// accel_display
module accel_display(
	input 		          		clk,         
	input 		          		reset_n,
	input 		     [1:0]		SW,
	input 		          		data_update,
	input 		     [15:0]		data_x,
	input 		     [15:0]		data_y,
	output		     [7:0]		HEX0,
	output		     [7:0]		HEX1,
	output		     [7:0]		HEX2,
	output		     [7:0]		HEX3,
	output		reg  [3:0]		VGA_B,
	output		reg  [3:0]		VGA_G,
	output		reg          	VGA_HS,
	output		reg  [3:0]		VGA_R,
	output		reg          	VGA_VS
);
	wire [32:0] smooth_outx, smooth_outy;
	reg  [9:0] pixel_x1, pixel_x2; 
	wire [9:0] x1, x2;
	reg  [9:0] pixel_y1, pixel_y2;
	wire [9:0] y1, y2;
	reg  [7:0] addr;
	wire [11:0] colors;
	reg  [0:0] en;
	reg  [0:0] en_q;
	reg  [9:0] count;
	wire [9:0]  col, row;
	reg  [3:0]   red, green, blue;
	wire  h_sync, v_sync;
	wire  disp_ena;
	smoothFilter x_axis (.clock(clk), .reset_n(reset_n), .enable(VGA_HS), .select(SW[1:0]), .data_x(data_x), 
	                     .data_update(data_update), .smooth_out(smooth_outx));
	smoothFilter y_axis (.clock(clk), .reset_n(reset_n), .enable(VGA_VS), .select(SW[1:0]), .data_x(data_y), 
	                     .data_update(data_update), .smooth_out(smooth_outy));
	BCDconvert BCD_x (.bin(count), .nothing(1'b0), .sign(HEX3), 
	                  .hunBCD(HEX2), .tenBCD(HEX1), .oneBCD(HEX0));
	always @(posedge clk) begin
		if (disp_ena == 1'b1) begin
			VGA_R <= red;
			VGA_B <= blue;
			VGA_G <= green;
		end else begin
			VGA_R <= 4'd0;
			VGA_B <= 4'd0;
			VGA_G <= 4'd0;
		end
		VGA_HS <= h_sync;
		VGA_VS <= v_sync;
	end
	vga_controller control (.pixel_clk(clk), .reset_n(reset_n), .h_sync (h_sync),
                           .v_sync(v_sync), .disp_ena(disp_ena), .column(col), .row(row));
	ram  memory (.clock(clk), .address(addr) , .data_out(colors));
	assign x1 = 10'd311 + smooth_outx[9:0];
	assign x2 = 10'd326 + smooth_outx[9:0];
	assign y1 = 10'd231 + smooth_outy[9:0];
	assign y2 = 10'd246 + smooth_outy[9:0];
	always @(*) begin 
		pixel_x1 = x1;
		pixel_x2 = x2;
	end
	always @(*) begin
		if (y1[9] == 1'b1) begin
			pixel_y1 = 10'd0;
			pixel_y2 = 10'd15;
		end
		else if (y2 >= 10'd479) begin
			pixel_y1 = 10'd464;
			pixel_y2 = 10'd479;
		end
		else begin
			pixel_y1 = y1;
			pixel_y2 = y2;
		end
	end
	always @(posedge clk) begin
		if (!reset_n) begin
			en_q  <= 1'b0;
			count <= 10'd0;
		end else begin
			en_q <= en;
			if (en && !en_q)
  ...
==> flow/config.mk <==
export PLATFORM = sky130hd
export DESIGN_NAME = accel_display
export DESIGN_NICKNAME = accel_display
export VERILOG_FILES = /design/flow/design.v
export SDC_FILE = /design/flow/constraint.sdc
export NUM_CORES = 4
export LEC_CHECK = 0
export ABC_AREA = 1
export CAP_MARGIN = 20
export CORE_MARGIN = 2
export CORE_UTILIZATION = 71
export CTS_CLUSTER_DIAMETER = 238
export CTS_CLUSTER_SIZE = 15
export HOLD_SLACK_MARGIN = 0.29
export PLACE_DENSITY = 0.6
export SLEW_MARGIN = 20
==> flow/constraint.sdc <==
create_clock -name core_clock -period 9.77 [get_ports {clk}]
set_input_delay 1.9540 -clock core_clock [delete_from_list [all_inputs] [get_ports {clk}]]
set_output_delay 1.9540 -clock core_clock [all_outputs]
set_load 0.01 [all_outputs]
run.sh (not shown) runs the stock make flow with config.mk's settings and CLKGATE_MAP_FILE=.
The first run reached the layout checks and failed them: setup timing.
Next try:
ABC_AREA = not set   (was 1)
CORE_UTILIZATION = 64   (was 71)
CTS_CLUSTER_DIAMETER = not set   (was 238)
CTS_CLUSTER_SIZE = not set   (was 15)
HOLD_SLACK_MARGIN = not set   (was 0.29)
clock period = 12.4 ns   (was 9.77 ns; I/O delays follow)
=> With this change the flow completed with no timing, DRC or antenna violations; synthesized area drops by 0.90%; cell count drops by 20%; setup slack improved by 1100 ps; combinational power drops by 96%.
Next try:
CORE_UTILIZATION = 62   (was 64)
clock period = 8.34 ns   (was 12.4 ns; I/O delays follow)
After rerunning:
- This time the run reached the layout checks and failed them: setup timing
- via count rises by 14%
- critical path depth drops by 2
- power rose by 59%
- wire length grows by 26%
- count of clock-buffer cells in the layout falls by 1
- area after synthesis does not change
Next try:
CAP_MARGIN = 5   (was 20)
CORE_UTILIZATION = 72   (was 62)
PLACE_DENSITY = not set   (was 0.6)
clock period = 13.9 ns   (was 8.34 ns; I/O delays follow)
What happened: Now the flow completed without violations; design area fell by about 16%; wire length shrinks by about 18%; hold slack is about the same; core utilization goes down by 2.5 points; total power drops by about 43%.


Starting RTL as in the previous note.
// accel_display
module accel_display(
	input 		          		clk,         
	input 		          		reset_n,
	input 		     [1:0]		SW,
	input 		          		data_update,
	input 		     [15:0]		data_x,
	input 		     [15:0]		data_y,
	output		     [7:0]		HEX0,
	output		     [7:0]		HEX1,
	output		     [7:0]		HEX2,
	output		     [7:0]		HEX3,
	output		reg  [3:0]		VGA_B,
	output		reg  [3:0]		VGA_G,
	output		reg          	VGA_HS,
	output		reg  [3:0]		VGA_R,
	output		reg          	VGA_VS
);
export LEC_CHECK = 0
export ABC_AREA = 1
export CAP_MARGIN = 5
export CORE_MARGIN = 2
export CORE_UTILIZATION = 72
export CTS_CLUSTER_DIAMETER = 227
export SETUP_SLACK_MARGIN = 3.15
export SLEW_MARGIN = 20
create_clock -name core_clock -period 10.6 [get_ports {clk}]
The starting point ended with an error in global routing (5_1_grt) with GRT-0232.
==> next run, changes <==
Settings changed: ABC_AREA 1 to default, CAP_MARGIN 5 to 20, CORE_UTILIZATION 72 to 60, CTS_CLUSTER_DIAMETER 227 to default, SETUP_SLACK_MARGIN 3.15 to 3.42.
Clock period 10.6 ns to 11.8 ns, I/O delays scaled along.
Now the flow ran to the end with no violations.
Synthesized area came out lower by 0.90%.
Die size came out higher by 19%.
Synthesized cell count came out lower by 20%.
==> next run, changes <==
Settings changed: CORE_UTILIZATION 60 to 35, PLACE_DENSITY from default to 0.6, SETUP_SLACK_MARGIN 3.42 to default.
Clock period 11.8 ns to 24.7 ns, I/O delays scaled along.
Result: The changed run finished with timing, DRC and antenna clean; worst setup slack gets better by 7.2 ns; count of clock-buffer cells in the layout came out higher by 10; critical path depth decreases by 2; via count falls by 7.2%; final cell count climbs by 7.7%; register-to-register slack gains 11 ns; total power came out lower by 51%; utilization decreases by 34 points; wire length came out lower by 13%.


Setup of violet:
accel_display again, from the RTL that the note above started with.
==> flow/design.v (excerpt) <==
module accel_display(
	input 		          		clk,         
	input 		          		reset_n,
	input 		     [1:0]		SW,
	input 		          		data_update,
	input 		     [15:0]		data_x,
	input 		     [15:0]		data_y,
	output		     [7:0]		HEX0,
	output		     [7:0]		HEX1,
	output		     [7:0]		HEX2,
	output		     [7:0]		HEX3,
	output		reg  [3:0]		VGA_B,
	output		reg  [3:0]		VGA_G,
	output		reg          	VGA_HS,
	output		reg  [3:0]		VGA_R,
	output		reg          	VGA_VS
);
	wire [32:0] smooth_outx, smooth_outy;
	reg  [9:0] pixel_x1, pixel_x2; 
	wire [9:0] x1, x2;
	reg  [9:0] pixel_y1, pixel_y2;
	wire [9:0] y1, y2;
	reg  [7:0] addr;
	wire [11:0] colors;
	reg  [0:0] en;
	reg  [0:0] en_q;
	reg  [9:0] count;
	wire [9:0]  col, row;
	reg  [3:0]   red, green, blue;
	wire  h_sync, v_sync;
	wire  disp_ena;
	smoothFilter x_axis (.clock(clk), .reset_n(reset_n), .enable(VGA_HS), .select(SW[1:0]), .data_x(data_x), 
	                     .data_update(data_update), .smooth_out(smooth_outx));
	smoothFilter y_axis (.clock(clk), .reset_n(reset_n), .enable(VGA_VS), .select(SW[1:0]), .data_x(data_y), 
	                     .data_update(data_update), .smooth_out(smooth_outy));
	BCDconvert BCD_x (.bin(count), .nothing(1'b0), .sign(HEX3), 
	                  .hunBCD(HEX2), .tenBCD(HEX1), .oneBCD(HEX0));
	always @(posedge clk) begin
		if (disp_ena == 1'b1) begin
			VGA_R <= red;
			VGA_B <= blue;
			VGA_G <= green;
		end else begin
			VGA_R <= 4'd0;
			VGA_B <= 4'd0;
			VGA_G <= 4'd0;
		end
		VGA_HS <= h_sync;
		VGA_VS <= v_sync;
	end
  ...
make LEC_CHECK=0 ABC_AREA=1 CAP_MARGIN=20 CORE_MARGIN=2 CORE_UTILIZATION=72 CTS_CLUSTER_DIAMETER=381 CTS_CLUSTER_SIZE=100 PLACE_DENSITY=0.39 SETUP_SLACK_MARGIN=1.05 SLEW_MARGIN=20 finish   # period 9.55 ns
violet did not run to completion, as it errored out during 5_1_grt.
Relative to violet, the following input files were edited for sierra:
- swapping 72 for 40 in CORE_UTILIZATION
- swapping 0.39 for 0.6 in PLACE_DENSITY
- clearing CTS_CLUSTER_SIZE, which used to be 100
- clearing SETUP_SLACK_MARGIN, which used to be 1.05
- clearing CTS_CLUSTER_DIAMETER, which used to be 381
- clearing ABC_AREA, which used to be 1
- swapping 9.55 for 20.0 in the clock period (ns, I/O delays scaled along)
Results
Synthesized cell count went down by more than 10% going from violet to sierra.
Compared to violet, sierra has total number of H-tree levels 1 higher.
sierra vs. violet: number of buffers created by CTS went up by 51.
Per the comparison of sierra with violet, mux share of post-synthesis cell area moved up, y dimension of the die moved up, area after synthesis moved down.
sierra: PASS, flow complete, no timing, DRC or antenna violations
Placement row count of sierra exceeds that of violet by more than a quarter.
Inputs modified between sierra and onyx:
- setting MIN_ROUTING_LAYER to met2 for the first time
- setting CELL_PAD_IN_SITES_GLOBAL_PLACEMENT to 3 for the first time
- removing PLACE_DENSITY (formerly 0.6)
- setting PLACE_DENSITY_LB_ADDON to 0.27 for the first time
- setting HOLD_SLACK_MARGIN to -0.06 for the first time
- setting GPL_ROUTABILITY_DRIVEN to 0 for the first time
### Flow results
- | final critical delay including setup and external delays | higher: onyx |
- onyx vs sierra — non-clock buffer count rose 3.
- Setup WNS sierra -> onyx: worse
- The clock latency on the worst-skew pair in onyx sits 20 ps below the value recorded for sierra.
- Changes observed in onyx relative to sierra: total non-filler cell area in the finished layout went up by 0.51%; via count went up by 9,620.
- Compared to sierra, onyx has area overhead of the layout relative to synthesis 0.57 points higher.
- Against sierra, onyx comes in 4.4% higher on power consumption.
- In onyx the global routing met2 resource utilization turned out 5.3 points higher than in sierra.
- Final period utilization ends up lower on sierra.
--- input diff onyx..nickel ---
- setting SETUP_SLACK_MARGIN to 1.95 for the first time
- changing GPL_ROUTABILITY_DRIVEN from 0 to 1
- setting ABC_AREA to 0 for the first time
- changing CORE_UTILIZATION from 40 to 33
- removing PLACE_DENSITY_LB_ADDON (formerly 0.27)
- setting CTS_CLUSTER_DIAMETER to 263 for the first time
- setting TNS_END_PERCENT to 5 for the first time
--- outcome ---
Changes observed in nickel relative to onyx: area growth from synthesis to layout moved up; required time at the worst-slack endpoint ~0 delta; final critical delay including setup and external delays moved up; sequential share of layout area moved down; cell-internal power rose 0.039 mW.
Cell count: nickel higher than onyx
On number of detailed-route iterations in the first pass: nickel sits below onyx.
nickel gives less measured slew at the worst slew-check pin than onyx did.
Here is what was changed in the inputs of raven compared with nickel.
- a change of ABC_AREA from 0 to 1
- a change of GPL_ROUTABILITY_DRIVEN from 1 to 0
- a deleted TNS_END_PERCENT that had been 5
==> comparison <==
Going from nickel to raven, signed area change from the synthesized netlist to the final layout shrinks by 0.53 points.
raven against nickel: synthesized instance count now larger, core outline area now larger, part of the power in combinational logic now larger, horizontal die dimension now larger, combined buffer and inverter count along the critical path now larger.
Power figures rest on the tool's default switching activity, not on a simulated workload.
